Setup of lane 1:
## decode
module decode(
	clk		,
	rst_n		,
	data_in	,
	data_out	
	);
	input clk;
	input rst_n;
	input [1:0] data_in;	 
	output reg data_out;
	wire [1:0] dis_00,dis_01,dis_10,dis_11;
	wire [31:0] add_1,add_2,add_3,add_4,add_5,add_6,add_7,add_8;
	reg [9:0]	path_s0,path_s1,path_s2,path_s3;   
	reg [31:0]	dis_s0,dis_s1,dis_s2,dis_s3;
	reg [19:0]count_clear;
	assign dis_00=data_in[1]+data_in[0];
	assign dis_01=data_in[1]+(data_in[0]^1'b1);
	assign dis_10=(data_in[1]^1'b1)+data_in[0];
	assign dis_11=(data_in[1]^1'b1)+(data_in[0]^1'b1);
	always @(posedge clk or negedge rst_n)
		if (rst_n==1'b0)
			count_clear<=20'b0;
		else if (count_clear>=20'd50000)
			count_clear<=20'b0;
		else
			count_clear<=count_clear+1'b1;
	assign add_1=dis_00+dis_s0;  
	assign add_2=dis_11+dis_s2;
	always @(posedge clk or negedge rst_n)
	begin
		if (rst_n==1'b0) 
			begin
				path_s0=10'b0;
				dis_s0=32'b0;
			end
		else if (count_clear==20'd50000)
			begin
				path_s0=10'b0;
				dis_s0=32'b0;
			end
		else if (add_1<=add_2)
			begin
				path_s0<={path_s0[8:0],1'b0};
				dis_s0<=add_1;
			end
		else 
			begin
				path_s0<={path_s2[8:0],1'b0};
				dis_s0<=add_2;
			end
	end
	assign add_3=dis_11+dis_s0;
	assign add_4=dis_00+dis_s2;
	always @(posedge clk or negedge rst_n)
	begin
		if (rst_n==1'b0) 
			begin
				path_s1=10'b0;
				dis_s1=32'b0;
			end
		else if (count_clear==20'd50000)
			begin
  ...
Settings: LEC_CHECK=0, CAP_MARGIN=35, CELL_PAD_IN_SITES_GLOBAL_PLACEMENT=1, CORE_MARGIN=3, CORE_UTILIZATION=40, CTS_CLUSTER_DIAMETER=195, CTS_CLUSTER_SIZE=28, HOLD_SLACK_MARGIN=0.18, SETUP_SLACK_MARGIN=0.89, SLEW_MARGIN=15; clock period 6.0 ns.
run.sh (not shown) runs the stock make flow with config.mk's settings and CLKGATE_MAP_FILE=.
Lane 1 | status: complete | timing, DRC, antenna: pass
The inputs of lane 2 differ from those of lane 1 as listed below.
- CORE_MARGIN now 7, was 3
- SETUP_SLACK_MARGIN now -0.24, was 0.89
### Flow results
Per the comparison of lane 2 with lane 1, total number of cells along the worst setup path saw an increase, multiplexer fraction of the synthesized cell area saw little to no change. In the final design statistics, lane 2 uses fewer standard cells in total than lane 1. Post-CTS clock slew at the launch and capture registers of the worst setup and hold paths: lane 2 vs lane 1 — no meaningful difference. Maximum fanout encountered on the critical timing path: lane 2 < lane 1. Looking at origin of the worst setup path, the data_in[1] result is from lane 1; the data_in[0] one comes from lane 2. Clock network contribution to total cell area across lane 2 and lane 1: no real change. The register area number comes out lower for lane 2 vs lane 1.
--- input diff lane 2..lane 3 ---
- CTS_CLUSTER_DIAMETER changed from 195 to 272
- SETUP_SLACK_MARGIN removed (was -0.24)
- PLACE_DENSITY newly set to 0.6
- CAP_MARGIN changed from 35 to 20
- CELL_PAD_IN_SITES_GLOBAL_PLACEMENT removed (was 1)
- CORE_MARGIN changed from 7 to 2
- CTS_CLUSTER_SIZE changed from 28 to 98
- HOLD_SLACK_MARGIN removed (was 0.18)
- SLEW_MARGIN changed from 15 to 20
- CORE_UTILIZATION changed from 40 to 30
[summary]
Compared lane 2 against lane 3; sequential cell count within noise. When lane 3 is measured against lane 2, its met1 demand-to-capacity share in global routing turns out 10 points lower. Comparing lane 3 with lane 2, the clock slew seen by the registers of the worst setup and hold paths came out essentially unchanged. Routed wire length, lane 3 and lane 2, higher one = lane 2. Lane 3 gives less utilization of the core after routing than lane 2 did. Compared to lane 2, lane 3 has design area 160 um^2 higher. In the reports for lane 3 and lane 2, the smaller floorplan utilization belongs to lane 3. Cmp lane 3 vs lane 2: number of detailed-routing iterations run before antenna repair lower in lane 3.
Edits applied to the flow inputs when going from lane 3 to lane 4:
- PLACE_DENSITY now 0.39, was 0.6
- CORE_UTILIZATION now 40, was 30
- CTS_CLUSTER_DIAMETER now 397, was 272
- CORE_ASPECT_RATIO now 0.87, previously not set
## What came out
All of lane 4 and lane 3 finish clean. Going from lane 3 to lane 4, design area grows by 140 um^2. Lane 4 ended up with fewer standard cells than lane 3. Between lane 4 and lane 3, it is lane 4 whose ratio of routed vias to standard cells is higher, by about 7%. Lane 4 vs lane 3: hold slack up. On synthesis-to-layout area growth, the higher figure sits with lane 4, not lane 3. Against lane 3 as the reference, lane 4 delivers a lower worst-case setup margin in the final layout. Relative to lane 3, the met3 layer wire length in the routed design of lane 4 is lower by 8.5%. Number of filler cells placed in the layout, lane 4 and lane 3: lower on lane 4. The die used by lane 4 is smaller than the one used by lane 3.

========
## run A
Starting RTL as in the previous note.
make LEC_CHECK=0 CAP_MARGIN=35 CELL_PAD_IN_SITES_GLOBAL_PLACEMENT=3 CORE_MARGIN=10 CORE_UTILIZATION=40 CTS_CLUSTER_DIAMETER=339 CTS_CLUSTER_SIZE=98 PLACE_DENSITY=0.41 SLEW_MARGIN=20 finish   # period 6.0 ns
Run A finished every step from synthesis to the final layout, and the layout passed the timing, DRC and antenna checks.
The following lists how run B was set up differently from run A:
- a deleted CTS_CLUSTER_SIZE that had been 98
- an added HOLD_SLACK_MARGIN of -0.08
- a deleted CELL_PAD_IN_SITES_GLOBAL_PLACEMENT that had been 3
- a change of CTS_CLUSTER_DIAMETER from 339 to 28
- a change of CAP_MARGIN from 35 to 20
- an added ABC_AREA of 0
- a change of PLACE_DENSITY from 0.41 to 0.67
- a change of CORE_MARGIN from 10 to 2
- an added SETUP_SLACK_MARGIN of 1.66
- a change of CORE_UTILIZATION from 40 to 72
Findings:
- Summary of run A and run B: one run falls short of a clean finish, namely run B.
- From run A to run B, post-synthesis share of cell area spent on xor and xnor gates did not move at all.
- Going from run A to run B, post-placement setup slack saw an increase, die outline width saw a decrease, die size saw a decrease, part of the Yosys area used for sequential elements saw little to no change, number of cells after detailed placement saw a decrease.
- Summary of run B over run A: starting density of the core went up 32 points, CTS sink count held.
Edits applied to the flow inputs when going from run B to run C:
- a change of CTS_CLUSTER_DIAMETER from 28 to 397
- a deleted HOLD_SLACK_MARGIN that had been -0.08
- a change of CORE_UTILIZATION from 72 to 59
- a deleted ABC_AREA that had been 0
- a deleted SETUP_SLACK_MARGIN that had been 1.66
- an added CTS_CLUSTER_SIZE of 98
- a change of PLACE_DENSITY from 0.67 to 0.6
[summary]
- The remaining runs in run B and run C completed every stage, whereas run B halted early.
- In the summary table, run B is marked failed, with error DPL-0038 raised in 5_1_grt.
- From run B to run C, number of CTS-inserted buffers did not move at all.
- From run B to run C, share of synthesized cell area in and-or and or-and compound cells did not move at all.
- Run C against run B: placed standard-cell area -about 1.1%, placeable core region went up by 21%, height of the die grew by 17 um, detailed placement HPWL rose by 0.71%.
## Diff of input files: run D against run C
- changing PLACE_DENSITY from 0.6 to 0.67
- changing CORE_UTILIZATION from 59 to 72
- setting ABC_AREA to 0 for the first time
- setting SETUP_SLACK_MARGIN to 0.98 for the first time
- removing CTS_CLUSTER_SIZE (formerly 98)
- removing CTS_CLUSTER_DIAMETER (formerly 397)
- setting HOLD_SLACK_MARGIN to -0.08 for the first time
Results
Summary: with run C as the reference, number of buffers other than clock buffers in the final layout in run D moved up by more than a quarter.
Diff run C -> run D: final wirelength went up by 18%, combinational cell area excluding buffers and inverters went up by about 9%.
> inputs changed (run D -> run E)
- a change of SLEW_MARGIN from 20 to 5
- a deleted HOLD_SLACK_MARGIN that had been -0.08
- a change of CORE_UTILIZATION from 72 to 40
- a deleted ABC_AREA that had been 0
- a change of PLACE_DENSITY from 0.67 to 0.6
- a deleted SETUP_SLACK_MARGIN that had been 0.98
- an added CTS_CLUSTER_DIAMETER of 180
[summary]
- Between run D and run E, the overall die area is higher for run E.
- Netlist area before placement came out exactly the same in run D and run E.
- Origin of the worst setup path = data_in[1]: run D; origin of the worst setup path = data_in[0]: run E
- Run D → run E: number of gates on the worst path with buffers counted dropped 1, number of global-route vias before repair dropped about 6.5%, sequential share of layout area climbed 0.99 points.
- In the tables for run D and run E, total routing resource utilization after global routing reads higher with run D.
The inputs of run F differ from those of run E as listed below.
- CTS_CLUSTER_DIAMETER now 397, was 180
- SETUP_SLACK_MARGIN now -0.14, previously not set
- CAP_MARGIN now 0, was 20
- CORE_ASPECT_RATIO now 0.87, previously not set
- CORE_UTILIZATION now 61, was 40
- CTS_CLUSTER_SIZE now 98, previously not set
- SLEW_MARGIN now 40, was 5
- PLACE_DENSITY now 0.39, was 0.6
- TNS_END_PERCENT now 25, previously not set
The flow did not stop early for run F: all stages ran, and the layout cleared the timing, DRC and antenna checks. When the final numbers for run F and run E were put side by side, the post-route worst setup slack turned out to be greater in run E. met3 layer wire length in the routed design ended up about 60% higher on run F than on run E.

========
Starting RTL as in the previous note.
// decode
module decode(
	clk		,
	rst_n		,
	data_in	,
	data_out	
	);
	input clk;
	input rst_n;
	input [1:0] data_in;	 
	output reg data_out;
	wire [1:0] dis_00,dis_01,dis_10,dis_11;
	wire [31:0] add_1,add_2,add_3,add_4,add_5,add_6,add_7,add_8;
	reg [9:0]	path_s0,path_s1,path_s2,path_s3;   
	reg [31:0]	dis_s0,dis_s1,dis_s2,dis_s3;
	reg [19:0]count_clear;
	assign dis_00=data_in[1]+data_in[0];
	assign dis_01=data_in[1]+(data_in[0]^1'b1);
	assign dis_10=(data_in[1]^1'b1)+data_in[0];
	assign dis_11=(data_in[1]^1'b1)+(data_in[0]^1'b1);
	always @(posedge clk or negedge rst_n)
		if (rst_n==1'b0)
			count_clear<=20'b0;
		else if (count_clear>=20'd50000)
			count_clear<=20'b0;
		else
			count_clear<=count_clear+1'b1;
	assign add_1=dis_00+dis_s0;  
	assign add_2=dis_11+dis_s2;
	always @(posedge clk or negedge rst_n)
	begin
		if (rst_n==1'b0) 
			begin
				path_s0=10'b0;
				dis_s0=32'b0;
			end
		else if (count_clear==20'd50000)
			begin
				path_s0=10'b0;
				dis_s0=32'b0;
			end
		else if (add_1<=add_2)
			begin
				path_s0<={path_s0[8:0],1'b0};
				dis_s0<=add_1;
			end
		else 
			begin
				path_s0<={path_s2[8:0],1'b0};
				dis_s0<=add_2;
			end
	end
	assign add_3=dis_11+dis_s0;
	assign add_4=dis_00+dis_s2;
	always @(posedge clk or negedge rst_n)
	begin
		if (rst_n==1'b0) 
			begin
				path_s1=10'b0;
				dis_s1=32'b0;
			end
		else if (count_clear==20'd50000)
			begin
				path_s1=10'b0;
  ...
Settings: LEC_CHECK=0, ABC_AREA=1, CAP_MARGIN=20, CORE_MARGIN=2, CORE_UTILIZATION=70, CTS_CLUSTER_DIAMETER=216, SETUP_SLACK_MARGIN=0.3, SLEW_MARGIN=20; clock period 2.93 ns.
The starting point did not get past clock tree synthesis (4_1_cts) with DPL-0038.
Next try:
ABC_AREA = not set   (was 1)
CORE_UTILIZATION = 66   (was 70)
CTS_CLUSTER_DIAMETER = not set   (was 216)
PLACE_DENSITY = 0.6   (was not set)
SETUP_SLACK_MARGIN = not set   (was 0.3)
clock period = 4.84 ns   (was 2.93 ns; I/O delays follow)
Result: The changed run completed, yet does not pass: negative setup slack; die area falls slightly; synthesized area falls by a little under a tenth; synthesized cell count falls by a quarter to a third.
Next try:
CORE_UTILIZATION = 40   (was 66)
clock period = 6.0 ns   (was 4.84 ns; I/O delays follow)
After rerunning:
- Now the flow completed with no timing, DRC or antenna violations
- wire length drops by 22%
- worst setup slack gets better by 470 ps
- global-route usage went down by 23 points
- die size goes up by 63%
- cell count is lower by 1.6%
- cell area falls by 13%
- area after synthesis stays the same
- critical path depth went down by 3
- via count goes down by 21%
- worst hold slack gets worse by 22 ps
Next try:
CAP_MARGIN = 35   (was 20)
CELL_PAD_IN_SITES_GLOBAL_PLACEMENT = 3   (was not set)
CORE_MARGIN = 7   (was 2)
CTS_CLUSTER_DIAMETER = 195   (was not set)
CTS_CLUSTER_SIZE = 28   (was not set)
HOLD_SLACK_MARGIN = 0.18   (was not set)
PLACE_DENSITY = not set   (was 0.6)
SLEW_MARGIN = 15   (was 20)
Outcome:
- core utilization rises by 0.26 points
- register-to-register slack loses 60 ps
- non-clock buffer count rises by 14
- via count is about the same
- final cell count rises by 0.46%
